## lane 1
## cnn_layer1
module cnn_layer1 (
    input         clk,
    input         rst,
    input  [7:0]  pix_in,
    input         pix_valid,
    output [15:0] mp_out0,
    output        mp_valid0,
    output [15:0] mp_out1,
    output        mp_valid1,
    output [15:0] mp_out2,
    output        mp_valid2
);
For scale: ~13000 cells after synthesis, about 2300 flip-flops, about 140000 sq um of cells after synthesis.
==> flow/config.mk <==
export PLATFORM = sky130hd
export DESIGN_NAME = cnn_layer1
export DESIGN_NICKNAME = cnn_layer1
export VERILOG_FILES = /design/flow/design.v
export SDC_FILE = /design/flow/constraint.sdc
export NUM_CORES = 4
export LEC_CHECK = 0
export ABC_AREA = 1
export CAP_MARGIN = 20
export CELL_PAD_IN_SITES_DETAIL_PLACEMENT = 1
export CELL_PAD_IN_SITES_GLOBAL_PLACEMENT = 2
export CORE_MARGIN = 4
export CORE_UTILIZATION = 26
export CTS_CLUSTER_SIZE = 31
export GPL_ROUTABILITY_DRIVEN = 0
export GPL_TIMING_DRIVEN = 0
export HOLD_SLACK_MARGIN = -0.09
export MAX_ROUTING_LAYER = met4
export MIN_ROUTING_LAYER = met2
export PLACE_DENSITY_LB_ADDON = 0.21
export SETUP_SLACK_MARGIN = 1.8
export SLEW_MARGIN = 20
export TNS_END_PERCENT = 65
==> flow/constraint.sdc <==
create_clock -name core_clock -period 14.0 [get_ports {clk}]
set_input_delay 2.8000 -clock core_clock [delete_from_list [all_inputs] [get_ports {clk}]]
set_output_delay 2.8000 -clock core_clock [all_outputs]
set_load 0.01 [all_outputs]
run.sh (not shown) runs the stock make flow with config.mk's settings and CLKGATE_MAP_FILE=.
Complete run, failing final checks: lane 1, reason max-capacitance violations, max-slew violations.
Here is what was changed in the inputs of lane 2 compared with lane 1.
==> flow/config.mk <==
export PLATFORM = sky130hd
export DESIGN_NAME = cnn_layer1
export DESIGN_NICKNAME = cnn_layer1
export VERILOG_FILES = /design/flow/design.v
export SDC_FILE = /design/flow/constraint.sdc
export NUM_CORES = 4
export LEC_CHECK = 0
export CAP_MARGIN = 20
export CORE_MARGIN = 2
export CORE_UTILIZATION = 40
export PLACE_DENSITY = 0.6
export SETUP_SLACK_MARGIN = 0.15
export SLEW_MARGIN = 20
==> flow/constraint.sdc <==
create_clock -name core_clock -period 12.7 [get_ports {clk}]
set_input_delay 2.5400 -clock core_clock [delete_from_list [all_inputs] [get_ports {clk}]]
set_output_delay 2.5400 -clock core_clock [all_outputs]
set_load 0.01 [all_outputs]
## What came out
Lane 2 went all the way through synthesis, placement and routing and the layout is clean on timing, DRC and antenna.
On lane 2: area growth from synthesis to final layout is 5.2 points lower than what lane 1 gave.
Lane 2 reports its leading cell category by total area as flip-flops and latches while lane 1 reports logic gates.
Lane 2 ended up with a lower height of the die than lane 1 did.
Post-synthesis net count, lane 1 and lane 2, higher one = lane 1.
Edits applied to the flow inputs when going from lane 2 to lane 3:
--- a/flow/config.mk
+++ b/flow/config.mk
@@ -6,8 +6,15 @@
 export NUM_CORES = 4
 export LEC_CHECK = 0
+export ABC_AREA = 1
 export CAP_MARGIN = 20
+export CORE_ASPECT_RATIO = 1.3
 export CORE_MARGIN = 2
-export CORE_UTILIZATION = 40
-export PLACE_DENSITY = 0.6
-export SETUP_SLACK_MARGIN = 0.15
-export SLEW_MARGIN = 20
+export CORE_UTILIZATION = 72
+export CTS_CLUSTER_DIAMETER = 228
+export GPL_TIMING_DRIVEN = 1
+export HOLD_SLACK_MARGIN = -0.07
+export MAX_ROUTING_LAYER = met4
+export MIN_ROUTING_LAYER = met1
+export PLACE_DENSITY_LB_ADDON = 0.03
+export SETUP_SLACK_MARGIN = 3.64
+export SLEW_MARGIN = 35
==> flow/constraint.sdc <==
create_clock -name core_clock -period 12.5 [get_ports {clk}]
set_input_delay 2.5000 -clock core_clock [delete_from_list [all_inputs] [get_ports {clk}]]
set_output_delay 2.5000 -clock core_clock [all_outputs]
set_load 0.01 [all_outputs]
Summary of lane 3 over lane 2: synthesized cell count now larger, half-perimeter wire length after detailed placement now larger, area fraction in and, or, nand and nor cells now larger, total die size now smaller, maximum buffer depth of the clock tree now smaller.
Comparing lane 3 and lane 2, the lower synthesis area per yosys is on lane 2.
Status: lane 3 FAILED at 5_1_grt (tool error)
#### Input delta (lane 4 over lane 3)
==> flow/config.mk <==
export PLATFORM = sky130hd
export DESIGN_NAME = cnn_layer1
export DESIGN_NICKNAME = cnn_layer1
export VERILOG_FILES = /design/flow/design.v
export SDC_FILE = /design/flow/constraint.sdc
export NUM_CORES = 4
export LEC_CHECK = 0
export CAP_MARGIN = 20
export CORE_MARGIN = 2
export CORE_UTILIZATION = 70
export PLACE_DENSITY = 0.6
export SETUP_SLACK_MARGIN = 1.5
export SLEW_MARGIN = 20
==> flow/constraint.sdc <==
create_clock -name core_clock -period 10.7 [get_ports {clk}]
set_input_delay 2.1400 -clock core_clock [delete_from_list [all_inputs] [get_ports {clk}]]
set_output_delay 2.1400 -clock core_clock [all_outputs]
set_load 0.01 [all_outputs]
### Flow results
- Complete run, failing final checks: lane 4, reason max-capacitance violations, max-slew violations, negative setup slack.
- Going from lane 3 to lane 4, cell count listed in synth_stat.txt shrank by more than 10%.
- Lane 4 ended up with a lower post-synthesis instance area than lane 3 did.
- On die span in x, the higher figure sits with lane 4, not lane 3.
- Against lane 3, mean instance size in the synthesized netlist in lane 4 rose by more than 10%.
